run A:
// cpu
module cpu(clk,reset,s,load,in,out,N,V,Z,w);
  input clk, reset, s, load;
  input [15:0] in;
  output [15:0] out;
  output N, V, Z, w;
  wire [15:0] inst_reg_out;
  Load_enabled_register #(16) instruction_register(clk, load, in, inst_reg_out);
  wire [2:0] nsel, opcode, readnum, writenum;
  wire [1:0] op, ALUop, shift;
  wire [15:0] sximm5, sximm8;
  Inst_dec instruction_decoder(inst_reg_out, nsel, opcode, op, ALUop, sximm5, sximm8, shift, readnum, writenum);
  wire [1:0] vsel;
  wire loada, loadb, asel, bsel, loadc, loads, write; 
  Controller datapath_controller(clk, s, reset, opcode, op, w, loada, loadb, loadc, loads, asel, bsel, vsel, nsel, write);
  datapath DP(.clk(clk),  
                .readnum(readnum), .vsel(vsel), .loada(loada), .loadb(loadb),   
                .shift(shift), .asel(asel), .bsel(bsel), .ALUop(ALUop), .loadc(loadc), .loads(loads), .sximm5(sximm5),  
                .writenum(writenum), .write(write), .sximm8(sximm8), .mdata(16'b0), .PC(8'b0),  
                .status({V, N, Z}), .datapath_out(out)  
              );
endmodule
For scale: about 200 flip-flops, ~10000 um2 of cells after synthesis.
==> flow/config.mk <==
export PLATFORM = sky130hd
export DESIGN_NAME = cpu
export DESIGN_NICKNAME = cpu
export VERILOG_FILES = /design/flow/design.v
export SDC_FILE = /design/flow/constraint.sdc
export NUM_CORES = 4
export LEC_CHECK = 0
export ABC_AREA = 1
export CAP_MARGIN = 20
export CORE_MARGIN = 2
export CORE_UTILIZATION = 63
export CTS_CLUSTER_SIZE = 93
export SLEW_MARGIN = 20
==> flow/constraint.sdc <==
create_clock -name core_clock -period 4.09 [get_ports {clk}]
set_input_delay 0.8180 -clock core_clock [delete_from_list [all_inputs] [get_ports {clk}]]
set_output_delay 0.8180 -clock core_clock [all_outputs]
set_load 0.01 [all_outputs]
run.sh (not shown) runs the stock make flow with config.mk's settings and CLKGATE_MAP_FILE=.
Edits applied to the flow inputs when going from run A to run B:
# run A
export LEC_CHECK = 0
export ABC_AREA = 1
export CAP_MARGIN = 20
export CORE_MARGIN = 2
export CORE_UTILIZATION = 63
export CTS_CLUSTER_SIZE = 93
export SLEW_MARGIN = 20
create_clock -name core_clock -period 4.09 [get_ports {clk}]
# run B
export LEC_CHECK = 0
export CAP_MARGIN = 20
export CORE_MARGIN = 2
export CORE_UTILIZATION = 40
export SLEW_MARGIN = 20
create_clock -name core_clock -period 5.73 [get_ports {clk}]
Results
[run B] number of clock buffers in the layout rose 1 relative to run A. NOTE: die height in run B exceeds that of run A. Of run B and run A, the run reporting the higher sequential share of layout area was run B. Run B vs. run A: first-iteration DRC count dropped 201; final worst slack climbed 0.74 ns; met2 layer usage reported by global route dropped 18 points; power share of the combinational group barely changed. On number of cells in the yosys synthesis report: run B sits below run A.
## Diff of input files: run C against run B
# run B
export LEC_CHECK = 0
export CAP_MARGIN = 20
export CORE_MARGIN = 2
export CORE_UTILIZATION = 40
export SLEW_MARGIN = 20
create_clock -name core_clock -period 5.73 [get_ports {clk}]
# run C
export LEC_CHECK = 0
export CAP_MARGIN = 20
export CORE_MARGIN = 8
export CORE_UTILIZATION = 40
export CTS_CLUSTER_DIAMETER = 181
export HOLD_SLACK_MARGIN = 0.24
export SLEW_MARGIN = 20
create_clock -name core_clock -period 10.0 [get_ports {clk}]
Findings:
Run C drops fewer vias than run B.
Looking at share of the clock period used by the worst path after layout, run C sits 26 points below run B.
Compare run C and run B | die size higher: run C
Cmp run C and run B / vertical die dimension / lower: run B
Run B ended up with more cell instances than run C did.
Slew of the pin with the lowest slew margin delta for run C relative to run B: 0.075 ns higher
met2 wirelength from detailed routing in run C is about 4.4% lower than in run B
Changes observed in run C relative to run B: headroom to the max-slew limit went down by 5.0 points; worst setup slack up 3.41 ns.
What run D does differently from run C at the input level:
# run C
export LEC_CHECK = 0
export CAP_MARGIN = 20
export CORE_MARGIN = 8
export CORE_UTILIZATION = 40
export CTS_CLUSTER_DIAMETER = 181
export HOLD_SLACK_MARGIN = 0.24
export SLEW_MARGIN = 20
create_clock -name core_clock -period 10.0 [get_ports {clk}]
# run D
export LEC_CHECK = 0
export CAP_MARGIN = 20
export CORE_MARGIN = 2
export CORE_UTILIZATION = 68
export SETUP_SLACK_MARGIN = -0.33
export SLEW_MARGIN = 20
create_clock -name core_clock -period 4.02 [get_ports {clk}]
[summary]
- Site row count (run D over run C): decrease, 24%
- The flow completed for run D, but it is not clean: the layout still shows setup timing.
- Run D vs run C on core utilization: run D is the higher one.
- Looking at global-route wire length before repair, run D sits above run C.
- Compared with run C, in run D area of the multi-input gates went up; final area moved up; latest clock arrival within the worst-skew pair went up by 0.02 ns.
- Of run C and run D, the run reporting the higher area growth from synthesis to final layout was run D.
- The non-clock buffer count in the final layout in run D was higher than what run C gave.
- Between run C and run D, the flow reports largest vdd supply drop increasing by more than 100%.
- Comparing run C and run D, the higher via-per-instance ratio was measured on run D.

---

The RTL this note starts from:
==> flow/design.v <==
module shifter(in, shift, out);
  input [15:0] in;
  input [1:0] shift;
  output reg [15:0] out;
  always @(*) begin
    case(shift)
      2'b00: out = in;   
      2'b01: out = in << 1;   
      2'b10: out = in >> 1;   
      2'b11: out = {in[15], in[15:1]};   
      default: out = {16{1'bx}};    
    endcase
  end
endmodule
module ALU(ain, bin, alu_op, out, status);
  input [15:0] ain, bin;
  input [1:0] alu_op;
  output [15:0] out;
  output [2:0] status;
  ALU_result result(ain, bin, alu_op, out);  
  ALU_status result_status(ain, bin, out, status);  
endmodule
module ALU_result(ain, bin, alu_op, out);
  input [15:0] ain, bin;
  input [1:0] alu_op;
  output reg [15:0] out;
  always @(*) begin
    case(alu_op)
      2'b00: out = ain + bin;   
      2'b01: out = ain - bin;   
      2'b10: out = ain & bin;   
      2'b11: out = ~bin;        
      default: out = {16{1'bx}};   
    endcase
  end
endmodule
module ALU_status(ain, bin, alu_result, status);
  input [15:0] ain, bin, alu_result;
  output [2:0] status;
  assign status = {ain[15] & bin[15] & ~alu_result[15],   
                   alu_result[15],         
                   alu_result == 16'b0};   
endmodule
module Load_enabled_register(clk, load, in, out);
  parameter width = 16;  
  input clk, load;
  input [width-1:0] in;
  output [width-1:0] out; 
  reg [width-1:0] out;  
  wire[width-1:0] next_out = load ? in : out;
  always @(posedge clk) begin
    out <= next_out;   
  end
endmodule
module Decoder(in, out);
  parameter in_width = 3;
  parameter out_width = 8;
  input [in_width-1:0] in;
  output [out_width-1:0] out;
  wire [out_width-1:0] out = 1 << in; 
endmodule
module MUX_2in_binary(in1, in0, select, out);
  parameter width = 16;   
  input [width-1:0] in1, in0;
  input select;
  output reg [width-1:0] out;
  always @(*) begin
    case(select)
      1'b0: out = in0;
      1'b1: out = in1;
      default: out = {width{1'bx}};   
    endcase
  end
endmodule
module MUX_4in_binary(in3, in2, in1, in0, select, out);
  parameter width = 16;   
  input [width-1:0] in3, in2, in1, in0;
  input [1:0] select;
  output reg [width-1:0] out;
  always @(*) begin
    case(select)
      2'b00: out = in0;
      2'b01: out = in1;
      2'b10: out = in2;
      2'b11: out = in3;
      default: out = {width{1'bx}};   
    endcase
  end
endmodule
module MUX_8in(in7, in6, in5, in4, in3, in2, in1, in0, select, out);
  parameter width = 16;  
  input [width-1:0] in7, in6, in5, in4, in3, in2, in1, in0;
  input [7:0] select;
  output reg [width-1:0] out;
  always @(*) begin
    case(select)
      8'b00000001: out = in0;
      8'b00000010: out = in1;
      8'b00000100: out = in2;
      8'b00001000: out = in3;
      8'b00010000: out = in4;
      8'b00100000: out = in5;
      8'b01000000: out = in6;
      8'b10000000: out = in7;
      default: out = {width{1'bx}};  
    endcase
  end
endmodule
module Register_file(clk, data_in, write, writenum, readnum, data_out);
  input clk, write;   
  input [2:0] writenum, readnum;   
  input [15:0] data_in;  
  output [15:0] data_out;  
  wire [7:0] decoded_writenum;
  Decoder #(3, 8) decoder_write(writenum, decoded_writenum);
  wire [15:0] R0, R1, R2, R3, R4, R5, R6, R7; 
  Load_enabled_register #(16) R0_reg(clk, write & decoded_writenum[0], data_in, R0);
  Load_enabled_register #(16) R1_reg(clk, write & decoded_writenum[1], data_in, R1);
  Load_enabled_register #(16) R2_reg(clk, write & decoded_writenum[2], data_in, R2);
  Load_enabled_register #(16) R3_reg(clk, write & decoded_writenum[3], data_in, R3);
  Load_enabled_register #(16) R4_reg(clk, write & decoded_writenum[4], data_in, R4);
  Load_enabled_register #(16) R5_reg(clk, write & decoded_writenum[5], data_in, R5);
  Load_enabled_register #(16) R6_reg(clk, write & decoded_writenum[6], data_in, R6);
  Load_enabled_register #(16) R7_reg(clk, write & decoded_writenum[7], data_in, R7);
  wire [7:0] decoded_readnum;
  Decoder #(3, 8) decoder_read(readnum, decoded_readnum);
  MUX_8in #(16) output_multiplexer(R7, R6, R5, R4, R3, R2, R1, R0, decoded_readnum, data_out);
endmodule
module datapath(clk,  
                readnum, vsel, loada, loadb,   
                shift, asel, bsel, ALUop, loadc, loads, sximm5,  
                writenum, write, sximm8, mdata, PC,  
                status, datapath_out  
              );
   input clk, write, asel, bsel, loada, loadb, loadc, loads;
   input [2:0] readnum, writenum;
   input [1:0] ALUop, shift, vsel;
   input [15:0] mdata, sximm8, sximm5;
   input [7:0] PC;
   output [2:0] status;
   output [15:0] datapath_out;  
   wire [15:0] reg_data_in;   
   wire [15:0] reg_data_out;
   Register_file REGFILE(clk, reg_data_in, write, writenum, readnum, reg_data_out);
   wire [15:0] pipeline_reg_A_out, pipeline_reg_B_out;
   Load_enabled_register #(16) pipeline_reg_A(clk, loada, reg_data_out, pipeline_reg_A_out);
   Load_enabled_register #(16) pipeline_reg_B(clk, loadb, reg_data_out, pipeline_reg_B_out);
   wire [15:0] pipeline_reg_B_out_shifted;
   shifter shift_reg_B(pipeline_reg_B_out, shift, pipeline_reg_B_out_shifted);
   wire [15:0] source_operand_A_out, source_operand_B_out;
   MUX_2in_binary source_operand_A(16'b0, pipeline_reg_A_out, asel, source_operand_A_out);
   MUX_2in_binary source_operand_B(sximm5, pipeline_reg_B_out_shifted, bsel, source_operand_B_out);
   wire [15:0] alu_out;
   wire[2:0] alu_status;
   ALU alu_block(source_operand_A_out, source_operand_B_out, ALUop, alu_out, alu_status);
   Load_enabled_register #(3) status_register(clk, loads, alu_status, status);
   Load_enabled_register #(16) pipeline_reg_C(clk, loadc, alu_out, datapath_out);
   MUX_4in_binary writeback_mux(mdata, sximm8, {8'b0, PC}, datapath_out, vsel, reg_data_in);
endmodule
module vDFF(clk,D,Q);
  parameter n=1;
  input clk;
  input [n-1:0] D;
  output [n-1:0] Q;
  reg [n-1:0] Q;
  always @(posedge clk)
    Q <= D;
endmodule
module cpu(clk,reset,s,load,in,out,N,V,Z,w);
  input clk, reset, s, load;
  input [15:0] in;
  output [15:0] out;
  output N, V, Z, w;
  wire [15:0] inst_reg_out;
  Load_enabled_register #(16) instruction_register(clk, load, in, inst_reg_out);
  wire [2:0] nsel, opcode, readnum, writenum;
  wire [1:0] op, ALUop, shift;
  wire [15:0] sximm5, sximm8;
  Inst_dec instruction_decoder(inst_reg_out, nsel, opcode, op, ALUop, sximm5, sximm8, shift, readnum, writenum);
  wire [1:0] vsel;
  wire loada, loadb, asel, bsel, loadc, loads, write; 
  Controller datapath_controller(clk, s, reset, opcode, op, w, loada, loadb, loadc, loads, asel, bsel, vsel, nsel, write);
  datapath DP(.clk(clk),  
                .readnum(readnum), .vsel(vsel), .loada(loada), .loadb(loadb),   
                .shift(shift), .asel(asel), .bsel(bsel), .ALUop(ALUop), .loadc(loadc), .loads(loads), .sximm5(sximm5),  
                .writenum(writenum), .write(write), .sximm8(sximm8), .mdata(16'b0), .PC(8'b0),  
                .status({V, N, Z}), .datapath_out(out)  
              );
endmodule
module Inst_dec(inst_reg, nsel, opcode, op, ALUop, sximm5, sximm8, shift, readnum, writenum);
  input [15:0] inst_reg;
  input [2:0] nsel;
  output [2:0] opcode, readnum, writenum;
  output [1:0] op, ALUop, shift;
  output [15:0] sximm5, sximm8;
  assign opcode = inst_reg[15:13];
  assign op = inst_reg[12:11];
  assign ALUop = op;  
  assign sximm5 = { {11{inst_reg[4]}}, inst_reg[4:0] };   
  assign sximm8 = { {8{inst_reg[7]}}, inst_reg[7:0] };    
  assign shift = inst_reg[4:3];
  assign readnum = (nsel == 3'b001) ? inst_reg[10:8]   
                 : (nsel == 3'b010) ? inst_reg[7:5]    
                 : (nsel == 3'b100) ? inst_reg[2:0]    
                 : 3'bxxx;
  assign writenum = readnum;
endmodule
module Controller(clk, s, reset, opcode, op, w, loada, loadb, loadc, loads, asel, bsel, vsel, nsel, write);
  input clk, s, reset;
  input [2:0] opcode;
  input [1:0] op;
  output w, loada, loadb, loadc, loads, asel, bsel, write;
  output [2:0] nsel;
  output [1:0] vsel;
  wire [2:0] present_state, next_state;
  wire [2:0] next_state_reset = reset ? 3'b000 : next_state;
  reg [15:0] next;
  vDFF #(3) clk_state(clk, next_state_reset, present_state);
  always @(*) begin
    casex({s, opcode, op, present_state})
      {6'b0xxxxx, 3'b000}: next = {3'b000, 13'b1000000000000};   
      {6'b1xxxxx, 3'b000}: next = {3'b001, 13'b1000000000000};  
      {6'bx11010, 3'b001}: next = {3'b101, 13'b0};  
      {6'bx10101, 3'b001}, {6'bx101x0, 3'b001}: next = {3'b010, 13'b0};  
      {6'bx11000, 3'b001}, {6'bx10111, 3'b001}: next = {3'b011, 13'b0};  
      {6'bxxxxxx, 3'b010}: next = {3'b011, 13'b0100000000010};  
      {6'bxxxxxx, 3'b011}: next = {3'b100, 13'b0010000001000};  
      {6'bx11000, 3'b100}: next = {3'b101, 13'b0001010000000};  
      {6'bx10111, 3'b100}, {6'bx101x0, 3'b100}: next = {3'b101, 13'b0001000000000};  
      {6'bx10101, 3'b100}: next = {3'b000, 13'b0000100000000};  
      {6'bx11010, 3'b101}: next = {3'b000, 13'b0000000100011};  
      {6'bxxxxxx, 3'b101}: next = {3'b000, 13'b0000000000101};  
      default: next = {16{1'bx}};
   endcase
  end
  assign {next_state, w, loada, loadb, loadc, loads, asel, bsel, vsel, nsel, write} = next;
endmodule
clock: 3.34 ns
lec_check: 0
abc_area: 1
cap_margin: 20
core_aspect_ratio: 0.5
core_margin: 2
core_utilization: 72
cts_cluster_diameter: 400
cts_cluster_size: 98
slew_margin: 20
tns_end_percent: 10
The baseline reached the layout checks and failed them: setup timing.
==> next run, changes <==
CORE_ASPECT_RATIO = not set   (was 0.5)
CTS_CLUSTER_DIAMETER = not set   (was 400)
CTS_CLUSTER_SIZE = 14   (was 98)
PLACE_DENSITY_LB_ADDON = 0.14   (was not set)
SETUP_SLACK_MARGIN = -0.19   (was not set)
TNS_END_PERCENT = not set   (was 10)
clock period = 3.24 ns   (was 3.34 ns; I/O delays follow)
What happened: The changed run completed, yet does not pass: setup timing. Combinational power came out lower by about 3%. Routed wire length is lower by 5.0%. Die size fell by 0.38%. Count of clock-buffer cells in the layout does not change. Register-to-register slack degrades by 0.03 ns. Global-route usage goes down by 4.3 points. Sequential power grows by about 3%. Utilization drops by 2.4 points. First-iteration DRC count goes down by 8.8%. Cell area came out lower by 1.5%.
==> next run, changes <==
CTS_CLUSTER_SIZE = 93   (was 14)
PLACE_DENSITY_LB_ADDON = not set   (was 0.14)
SETUP_SLACK_MARGIN = 1.06   (was -0.19)
TNS_END_PERCENT = 20   (was not set)
clock period = 4.35 ns   (was 3.24 ns; I/O delays follow)
This time the run produced a clean layout.
Cell area falls by a few percent.
Worst setup slack gets better by 1.2 ns.
Total power drops by a quarter to a third.
Worst hold slack degrades by 0.080 ns.
Non-clock buffer count came out lower by 59.
Sequential share of layout area increases by 1.7 points.
Clock-buffer cell count increases by 1.
First-iteration DRC count falls by a quarter to a third.
==> next run, changes <==
CORE_ASPECT_RATIO = 0.7   (was not set)
CTS_CLUSTER_DIAMETER = 400   (was not set)
CTS_CLUSTER_SIZE = 98   (was 93)
PLACE_DENSITY = 0.89   (was not set)
SETUP_SLACK_MARGIN = not set   (was 1.06)
TNS_END_PERCENT = not set   (was 20)
clock period = 3.34 ns   (was 4.35 ns; I/O delays follow)
=> The changed run died in 5_1_grt. Die size is about the same. Area after synthesis is unchanged. Synthesized cell count is unchanged.
==> next run, changes <==
CORE_ASPECT_RATIO = not set   (was 0.7)
PLACE_DENSITY = not set   (was 0.89)
The changed run ran to the end with violations: setup timing; die size barely changes; area after synthesis stays the same; synthesized cell count does not change.
==> next run, changes <==
ABC_AREA = not set   (was 1)
CORE_UTILIZATION = 26   (was 72)
CTS_CLUSTER_DIAMETER = not set   (was 400)
CTS_CLUSTER_SIZE = not set   (was 98)
clock period = 5.73 ns   (was 3.34 ns; I/O delays follow)
Effect: The new run went through all stages and came out clean; maximum frequency shrinks by 24%; area after synthesis goes down by 0.97%; first-iteration DRC count decreases by 68%.
Power and IR drop assume default switching activity.
